==> inputs of v25 <==
==> flow/design.v (excerpt) <==
module part2 (
    clear,
    clock,
    digit,
    digit_valid,
    end_of_line,
    total,
    line_result
);
export LEC_CHECK = 0
export ABC_AREA = 1
export CAP_MARGIN = 10
export CORE_MARGIN = 2
export CORE_UTILIZATION = 72
export PLACE_DENSITY = 0.4
export SETUP_SLACK_MARGIN = 0.21
export SLEW_MARGIN = 20
create_clock -name core_clock -period 7.09 [get_ports {clock}]
run.sh (not shown) runs the stock make flow with config.mk's settings and CLKGATE_MAP_FILE=.
==> v30 (differences from v25) <==
--- a/flow/config.mk
+++ b/flow/config.mk
@@ -7,8 +7,7 @@
 export LEC_CHECK = 0
-export ABC_AREA = 1
-export CAP_MARGIN = 10
+export CAP_MARGIN = 20
 export CORE_MARGIN = 2
 export CORE_UTILIZATION = 72
-export PLACE_DENSITY = 0.4
-export SETUP_SLACK_MARGIN = 0.21
+export CTS_CLUSTER_DIAMETER = 228
+export CTS_CLUSTER_SIZE = 37
 export SLEW_MARGIN = 20
==> flow/constraint.sdc (replaced) <==
create_clock -name core_clock -period 3.92 [get_ports {clock}]
set_input_delay 0.7840 -clock core_clock [delete_from_list [all_inputs] [get_ports {clock}]]
set_output_delay 0.7840 -clock core_clock [all_outputs]
set_load 0.01 [all_outputs]
==> v33 (differences from v25) <==
==> flow/config.mk (replaced) <==
export PLATFORM = sky130hd
export DESIGN_NAME = part2
export DESIGN_NICKNAME = part2
export VERILOG_FILES = /design/flow/design.v
export SDC_FILE = /design/flow/constraint.sdc
export NUM_CORES = 4
export LEC_CHECK = 0
export CAP_MARGIN = 20
export CELL_PAD_IN_SITES_DETAIL_PLACEMENT = 0
export CORE_MARGIN = 2
export CORE_UTILIZATION = 70
export CTS_CLUSTER_DIAMETER = 61
export MAX_ROUTING_LAYER = met4
export MIN_ROUTING_LAYER = met1
export SLEW_MARGIN = 20
==> flow/constraint.sdc (replaced) <==
create_clock -name core_clock -period 5.5 [get_ports {clock}]
set_input_delay 1.1000 -clock core_clock [delete_from_list [all_inputs] [get_ports {clock}]]
set_output_delay 1.1000 -clock core_clock [all_outputs]
set_load 0.01 [all_outputs]
==> v11 (differences from v25) <==
==> flow/config.mk (replaced) <==
export PLATFORM = sky130hd
export DESIGN_NAME = part2
export DESIGN_NICKNAME = part2
export VERILOG_FILES = /design/flow/design.v
export SDC_FILE = /design/flow/constraint.sdc
export NUM_CORES = 4
export LEC_CHECK = 0
export CAP_MARGIN = 25
export CELL_PAD_IN_SITES_DETAIL_PLACEMENT = 0
export CORE_MARGIN = 5
export CORE_UTILIZATION = 66
export CTS_CLUSTER_DIAMETER = 55
export CTS_CLUSTER_SIZE = 16
export GPL_ROUTABILITY_DRIVEN = 1
export MAX_ROUTING_LAYER = met4
export PLACE_DENSITY_LB_ADDON = 0.0
export SLEW_MARGIN = 20
==> flow/constraint.sdc (replaced) <==
create_clock -name core_clock -period 6.5 [get_ports {clock}]
set_input_delay 1.3000 -clock core_clock [delete_from_list [all_inputs] [get_ports {clock}]]
set_output_delay 1.3000 -clock core_clock [all_outputs]
set_load 0.01 [all_outputs]
==> deck_impl_summary.md <==
Implementation Results

Status
  – Status: stopped before the end
  – Stop stage: clock tree synthesis (4_1_cts)
  – Tool error: [ERROR DPL-0033] detailed placement checks failed during check placement.

Die
  – Core area: 74300 sq um
  – Die x size: roughly 280 um

Synth
  – Synth Seq Share: 0.162
  – Chip area in the Yosys report: 52400 sq um
  – Post-synth area hogs: ha_1, dfxtp_1, xnor2_1, a21oi_1, nor2_1
  – XORs/XNORs by Area: 0.0905
  – Mux cell area share after synthesis: 0.0192
  – Commonest cells post-synth: ha_1, nor2_1, a21oi_1
  – Adder Area Share: 0.247
  – Area share, top type: 0.238

Place
  – Post-DP HPWL: 145000 um
# the run above: v33

==> deck_impl_summary.md <==
Run Summary

Status
  – Status: finished clean

Synth
  – Area share, top type: 0.214
  – Synth Seq Share: 0.146
  – Post-synth area hogs: ha_1, nand2_1, dfxtp_1, inv_1, a21oi_1
  – Chip area in the Yosys report: 58300 sq um
  – Adder Area Share: 0.222
  – Commonest cells post-synth: nand2_1, inv_1, ha_1
  – Mux cell area share after synthesis: 0
  – XORs/XNORs by Area: 0.0441

Die
  – Core area: 80300 sq um

Place
  – Post-DP HPWL: between 100000 and 150000 um
# the run above: v25

==> deck_impl_summary.md <==
Run Summary

Status
  – Status: failed layout checks
  – Failed Checks: negative setup slack

Final timing
  – Post-route setup slack: -17.4 ps
  – Count of final setup violators: 2
  – Setup tns final: -29.2 ps

Synth
  – Mux cell area share after synthesis: 0.0192
  – Post-synth area hogs: ha_1, dfxtp_1, xnor2_1, a21oi_1, nor2_1
  – Synth Seq Share: 0.162
  – Area share, top type: 0.238
  – Main flop type: dfxtp_1
  – Synth top cell by count: ha_1
  – Chip area in the Yosys report: 52400 sq um
  – Commonest cells post-synth: ha_1, nor2_1, a21oi_1

Route
  – Met3 wire len: 7820 um

Worst setup path
  – Highest-delay cell along the critical path: or4b_4

Clock tree
  – CTS root buf: clkbuf_16

Die
  – Die x size: 292 um
  – Core area: between 70000 and 80000 sq um

Place
  – Post-DP HPWL: 118000 um
# the run above: v11

==> deck_impl_summary.md <==
Implementation Results

Die
  – Die x size: 274 um

Status
  – Stop stage: detailed placement (3_5_place_dp)
  – Status: stopped before the end
  – Tool error: [ERROR DPL-0033] detailed placement checks failed during check placement.

Synth
  – Commonest cells post-synth: ha_1, nor2_1, a21oi_1
  – Area share, top type: 0.238
  – Post-synth area hogs: ha_1, dfxtp_1, xnor2_1, a21oi_1, nor2_1
  – Mux cell area share after synthesis: 0.0192
  – Chip area in the Yosys report: 52400 sq um
  – Synth Seq Share: 0.162
  – XORs/XNORs by Area: 0.0905
# the run above: v30


---

==> run a <==
==> flow/design.v <==
module part2 (
    clear,
    clock,
    digit,
    digit_valid,
    end_of_line,
    total,
    line_result
);
    input clear;
    input clock;
    input [3:0] digit;
    input digit_valid;
    input end_of_line;
    output [63:0] total;
    output [47:0] line_result;
    wire [63:0] _205;
    wire [47:0] _38;
    wire [43:0] _196;
    wire [47:0] _197;
    wire [47:0] _193;
    wire [47:0] _186;
    wire [47:0] _172;
    wire [47:0] _158;
    wire [47:0] _144;
    wire [47:0] _130;
    wire [47:0] _116;
    wire [47:0] _102;
    wire [47:0] _88;
    wire [47:0] _74;
    wire [47:0] _60;
    wire vdd;
    wire _3;
    wire _5;
    wire [47:0] _49;
    wire [3:0] _7;
    wire [47:0] _45;
    wire _46;
    wire _47;
    wire [47:0] _50;
    wire [47:0] _52;
    wire [47:0] _8;
    reg [47:0] _43;
    wire [47:0] _9;
    wire [95:0] _57;
    wire [47:0] _58;
    wire [47:0] _61;
    wire _62;
    wire _63;
    wire [47:0] _64;
    wire [47:0] _66;
    wire [47:0] _10;
    reg [47:0] _55;
    wire [47:0] _11;
    wire [95:0] _71;
    wire [47:0] _72;
    wire [47:0] _75;
    wire _76;
    wire _77;
    wire [47:0] _78;
    wire [47:0] _80;
    wire [47:0] _12;
    reg [47:0] _69;
    wire [47:0] _13;
    wire [95:0] _85;
    wire [47:0] _86;
    wire [47:0] _89;
    wire _90;
    wire _91;
    wire [47:0] _92;
    wire [47:0] _94;
    wire [47:0] _14;
    reg [47:0] _83;
    wire [47:0] _15;
    wire [95:0] _99;
    wire [47:0] _100;
    wire [47:0] _103;
    wire _104;
    wire _105;
    wire [47:0] _106;
    wire [47:0] _108;
    wire [47:0] _16;
    reg [47:0] _97;
    wire [47:0] _17;
    wire [95:0] _113;
    wire [47:0] _114;
    wire [47:0] _117;
    wire _118;
    wire _119;
    wire [47:0] _120;
    wire [47:0] _122;
    wire [47:0] _18;
    reg [47:0] _111;
    wire [47:0] _19;
    wire [95:0] _127;
    wire [47:0] _128;
    wire [47:0] _131;
    wire _132;
    wire _133;
    wire [47:0] _134;
    wire [47:0] _136;
    wire [47:0] _20;
    reg [47:0] _125;
    wire [47:0] _21;
    wire [95:0] _141;
    wire [47:0] _142;
    wire [47:0] _145;
    wire _146;
    wire _147;
    wire [47:0] _148;
    wire [47:0] _150;
    wire [47:0] _22;
    reg [47:0] _139;
    wire [47:0] _23;
    wire [95:0] _155;
    wire [47:0] _156;
    wire [47:0] _159;
    wire _160;
    wire _161;
    wire [47:0] _162;
    wire [47:0] _164;
    wire [47:0] _24;
    reg [47:0] _153;
    wire [47:0] _25;
    wire [95:0] _169;
    wire [47:0] _170;
    wire [47:0] _173;
    wire _174;
    wire _175;
    wire [47:0] _176;
    wire [47:0] _178;
    wire [47:0] _26;
    reg [47:0] _167;
    wire [47:0] _27;
    wire [95:0] _183;
    wire [47:0] _184;
    wire [47:0] _187;
    wire _188;
    wire _189;
    wire [47:0] _190;
    wire [47:0] _192;
    wire [47:0] _28;
    reg [47:0] _181;
    wire [47:0] _29;
    wire [95:0] _194;
    wire [47:0] _195;
    wire [47:0] _198;
    wire _199;
    wire _31;
    wire _200;
    wire [47:0] _201;
    wire _33;
    wire [47:0] _203;
    wire [47:0] _34;
    reg [47:0] _40;
    wire [15:0] _207;
    wire [63:0] _208;
    wire [63:0] _209;
    wire [63:0] _35;
    reg [63:0] _206;
    assign _205 = 64'b0000000000000000000000000000000000000000000000000000000000000000;
    assign _38 = 48'b000000000000000000000000000000000000000000000000;
    assign _196 = 44'b00000000000000000000000000000000000000000000;
    assign _197 = { _196,
                    _7 };
    assign _193 = 48'b000000000000000000000000000000000000000000001010;
    assign _186 = { _196,
                    _7 };
    assign _172 = { _196,
                    _7 };
    assign _158 = { _196,
                    _7 };
    assign _144 = { _196,
                    _7 };
    assign _130 = { _196,
                    _7 };
    assign _116 = { _196,
                    _7 };
    assign _102 = { _196,
                    _7 };
    assign _88 = { _196,
                   _7 };
    assign _74 = { _196,
                   _7 };
    assign _60 = { _196,
                   _7 };
    assign vdd = 1'b1;
    assign _3 = clear;
    assign _5 = clock;
    assign _49 = { _196,
                   _7 };
    assign _7 = digit;
    assign _45 = { _196,
                   _7 };
    assign _46 = _43 < _45;
    assign _47 = _31 & _46;
    assign _50 = _47 ? _49 : _43;
    assign _52 = _33 ? _38 : _50;
    assign _8 = _52;
    always @(posedge _5) begin
        if (_3)
            _43 <= _38;
        else
            _43 <= _8;
    end
    assign _9 = _43;
    assign _57 = _9 * _193;
    assign _58 = _57[47:0];
    assign _61 = _58 + _60;
    assign _62 = _55 < _61;
    assign _63 = _31 & _62;
    assign _64 = _63 ? _61 : _55;
    assign _66 = _33 ? _38 : _64;
    assign _10 = _66;
    always @(posedge _5) begin
        if (_3)
            _55 <= _38;
        else
            _55 <= _10;
    end
    assign _11 = _55;
    assign _71 = _11 * _193;
    assign _72 = _71[47:0];
    assign _75 = _72 + _74;
    assign _76 = _69 < _75;
    assign _77 = _31 & _76;
    assign _78 = _77 ? _75 : _69;
    assign _80 = _33 ? _38 : _78;
    assign _12 = _80;
    always @(posedge _5) begin
        if (_3)
            _69 <= _38;
        else
            _69 <= _12;
    end
    assign _13 = _69;
    assign _85 = _13 * _193;
    assign _86 = _85[47:0];
    assign _89 = _86 + _88;
    assign _90 = _83 < _89;
    assign _91 = _31 & _90;
    assign _92 = _91 ? _89 : _83;
    assign _94 = _33 ? _38 : _92;
    assign _14 = _94;
    always @(posedge _5) begin
        if (_3)
            _83 <= _38;
        else
            _83 <= _14;
    end
    assign _15 = _83;
    assign _99 = _15 * _193;
    assign _100 = _99[47:0];
    assign _103 = _100 + _102;
    assign _104 = _97 < _103;
    assign _105 = _31 & _104;
    assign _106 = _105 ? _103 : _97;
    assign _108 = _33 ? _38 : _106;
    assign _16 = _108;
    always @(posedge _5) begin
        if (_3)
            _97 <= _38;
        else
            _97 <= _16;
    end
    assign _17 = _97;
    assign _113 = _17 * _193;
    assign _114 = _113[47:0];
    assign _117 = _114 + _116;
    assign _118 = _111 < _117;
    assign _119 = _31 & _118;
    assign _120 = _119 ? _117 : _111;
    assign _122 = _33 ? _38 : _120;
    assign _18 = _122;
    always @(posedge _5) begin
        if (_3)
            _111 <= _38;
        else
            _111 <= _18;
    end
    assign _19 = _111;
    assign _127 = _19 * _193;
    assign _128 = _127[47:0];
    assign _131 = _128 + _130;
    assign _132 = _125 < _131;
    assign _133 = _31 & _132;
    assign _134 = _133 ? _131 : _125;
    assign _136 = _33 ? _38 : _134;
    assign _20 = _136;
    always @(posedge _5) begin
        if (_3)
            _125 <= _38;
        else
            _125 <= _20;
    end
    assign _21 = _125;
    assign _141 = _21 * _193;
    assign _142 = _141[47:0];
    assign _145 = _142 + _144;
    assign _146 = _139 < _145;
    assign _147 = _31 & _146;
    assign _148 = _147 ? _145 : _139;
    assign _150 = _33 ? _38 : _148;
    assign _22 = _150;
    always @(posedge _5) begin
        if (_3)
            _139 <= _38;
        else
            _139 <= _22;
    end
    assign _23 = _139;
    assign _155 = _23 * _193;
    assign _156 = _155[47:0];
    assign _159 = _156 + _158;
    assign _160 = _153 < _159;
    assign _161 = _31 & _160;
    assign _162 = _161 ? _159 : _153;
    assign _164 = _33 ? _38 : _162;
    assign _24 = _164;
    always @(posedge _5) begin
        if (_3)
            _153 <= _38;
        else
            _153 <= _24;
    end
    assign _25 = _153;
    assign _169 = _25 * _193;
    assign _170 = _169[47:0];
    assign _173 = _170 + _172;
    assign _174 = _167 < _173;
    assign _175 = _31 & _174;
    assign _176 = _175 ? _173 : _167;
    assign _178 = _33 ? _38 : _176;
    assign _26 = _178;
    always @(posedge _5) begin
        if (_3)
            _167 <= _38;
        else
            _167 <= _26;
    end
    assign _27 = _167;
    assign _183 = _27 * _193;
    assign _184 = _183[47:0];
    assign _187 = _184 + _186;
    assign _188 = _181 < _187;
    assign _189 = _31 & _188;
    assign _190 = _189 ? _187 : _181;
    assign _192 = _33 ? _38 : _190;
    assign _28 = _192;
    always @(posedge _5) begin
        if (_3)
            _181 <= _38;
        else
            _181 <= _28;
    end
    assign _29 = _181;
    assign _194 = _29 * _193;
    assign _195 = _194[47:0];
    assign _198 = _195 + _197;
    assign _199 = _40 < _198;
    assign _31 = digit_valid;
    assign _200 = _31 & _199;
    assign _201 = _200 ? _198 : _40;
    assign _33 = end_of_line;
    assign _203 = _33 ? _38 : _201;
    assign _34 = _203;
    always @(posedge _5) begin
        if (_3)
            _40 <= _38;
        else
            _40 <= _34;
    end
    assign _207 = 16'b0000000000000000;
    assign _208 = { _207,
                    _40 };
    assign _209 = _206 + _208;
    assign _35 = _209;
    always @(posedge _5) begin
        if (_3)
            _206 <= _205;
        else
            if (_33)
                _206 <= _35;
    end
    assign total = _206;
    assign line_result = _40;
endmodule
==> flow/run.sh <==
#!/bin/bash
# the make line also repeats each setting of config.mk as NAME=value (left out here)
make -C /OpenROAD-flow-scripts/flow DESIGN_CONFIG=/design/flow/config.mk WORK_HOME=/design/flow/orfs CLKGATE_MAP_FILE= finish
==> flow/config.mk <==
export PLATFORM = sky130hd
export DESIGN_NAME = part2
export DESIGN_NICKNAME = part2
export VERILOG_FILES = /design/flow/design.v
export SDC_FILE = /design/flow/constraint.sdc
export NUM_CORES = 4
export LEC_CHECK = 0
export ABC_AREA = 1
export CAP_MARGIN = 20
export CORE_ASPECT_RATIO = 0.76
export CORE_MARGIN = 5
export CORE_UTILIZATION = 34
export CTS_CLUSTER_DIAMETER = 158
export GPL_ROUTABILITY_DRIVEN = 1
export MAX_ROUTING_LAYER = met4
export SLEW_MARGIN = 20
export TNS_END_PERCENT = 65
==> flow/constraint.sdc <==
create_clock -name core_clock -period 5.9 [get_ports {clock}]
set_input_delay 1.1800 -clock core_clock [delete_from_list [all_inputs] [get_ports {clock}]]
set_output_delay 1.1800 -clock core_clock [all_outputs]
set_load 0.01 [all_outputs]
==> run b (differences from run a) <==
==> flow/config.mk (replaced) <==
export PLATFORM = sky130hd
export DESIGN_NAME = part2
export DESIGN_NICKNAME = part2
export VERILOG_FILES = /design/flow/design.v
export SDC_FILE = /design/flow/constraint.sdc
export NUM_CORES = 4
export LEC_CHECK = 0
export CAP_MARGIN = 20
export CORE_MARGIN = 2
export CORE_UTILIZATION = 66
export MAX_ROUTING_LAYER = met4
export SLEW_MARGIN = 20
==> flow/constraint.sdc (replaced) <==
create_clock -name core_clock -period 6.23 [get_ports {clock}]
set_input_delay 1.2460 -clock core_clock [delete_from_list [all_inputs] [get_ports {clock}]]
set_output_delay 1.2460 -clock core_clock [all_outputs]
set_load 0.01 [all_outputs]
==> run c (differences from run a) <==
==> flow/config.mk (replaced) <==
export PLATFORM = sky130hd
export DESIGN_NAME = part2
export DESIGN_NICKNAME = part2
export VERILOG_FILES = /design/flow/design.v
export SDC_FILE = /design/flow/constraint.sdc
export NUM_CORES = 4
export LEC_CHECK = 0
export CAP_MARGIN = 20
export CELL_PAD_IN_SITES_DETAIL_PLACEMENT = 0
export CORE_MARGIN = 2
export CORE_UTILIZATION = 66
export CTS_CLUSTER_DIAMETER = 61
export CTS_CLUSTER_SIZE = 34
export MAX_ROUTING_LAYER = met4
export MIN_ROUTING_LAYER = met1
export SLEW_MARGIN = 20
export TNS_END_PERCENT = 5
==> flow/constraint.sdc (replaced) <==
create_clock -name core_clock -period 6.65 [get_ports {clock}]
set_input_delay 1.3300 -clock core_clock [delete_from_list [all_inputs] [get_ports {clock}]]
set_output_delay 1.3300 -clock core_clock [all_outputs]
set_load 0.01 [all_outputs]
==> comparison <==
Run c ran to the end with no violations. Run a went through all stages and came out clean. Run b ran to the end with violations: negative setup slack. Clock-buffer cell count: run b > run a > run c. Critical path depth: run c is lower than run a (2). The highest global-route usage belongs to run b, the lowest to run a. The lowest wire length belongs to run c, the highest to run a.
==> figures <==
Status: run c no timing/DRC/antenna violations; run b complete, but fails checks; run a no timing/DRC/antenna violations
Violated checks: run c -; run b negative setup slack; run a -
Setup slack of the worst register-to-register path: run c 110 ps; run b -390 ps; run a 290 ps
Area used by multi-input combinational logic: run c 42900 um2; run b 44100 um2; run a 44600 um2
Relative contribution of combinational cells to total power: run c 0.575; run b 0.625; run a 0.630
Setup skew after layout: run c 34.7 ps; run b 27.7 ps; run a 20.4 ps
Post-synthesis average cell area: run c 7.95 um2; run b 7.95 um2; run a 6.16 um2
Total placed cells including tap cells: run c 7775; run b 8156; run a 12000
Terminus of the critical flop-to-flop path: run c _40[7]; run b _40[13]; run a _181[27]
Pin slew with the least headroom to its limit: run c 1120 ps; run b 1150 ps; run a 1000 ps
Vias in the first global route: run c 48100; run b 51100; run a 56400
Power figures rest on the tool's default switching activity, not on a simulated workload.
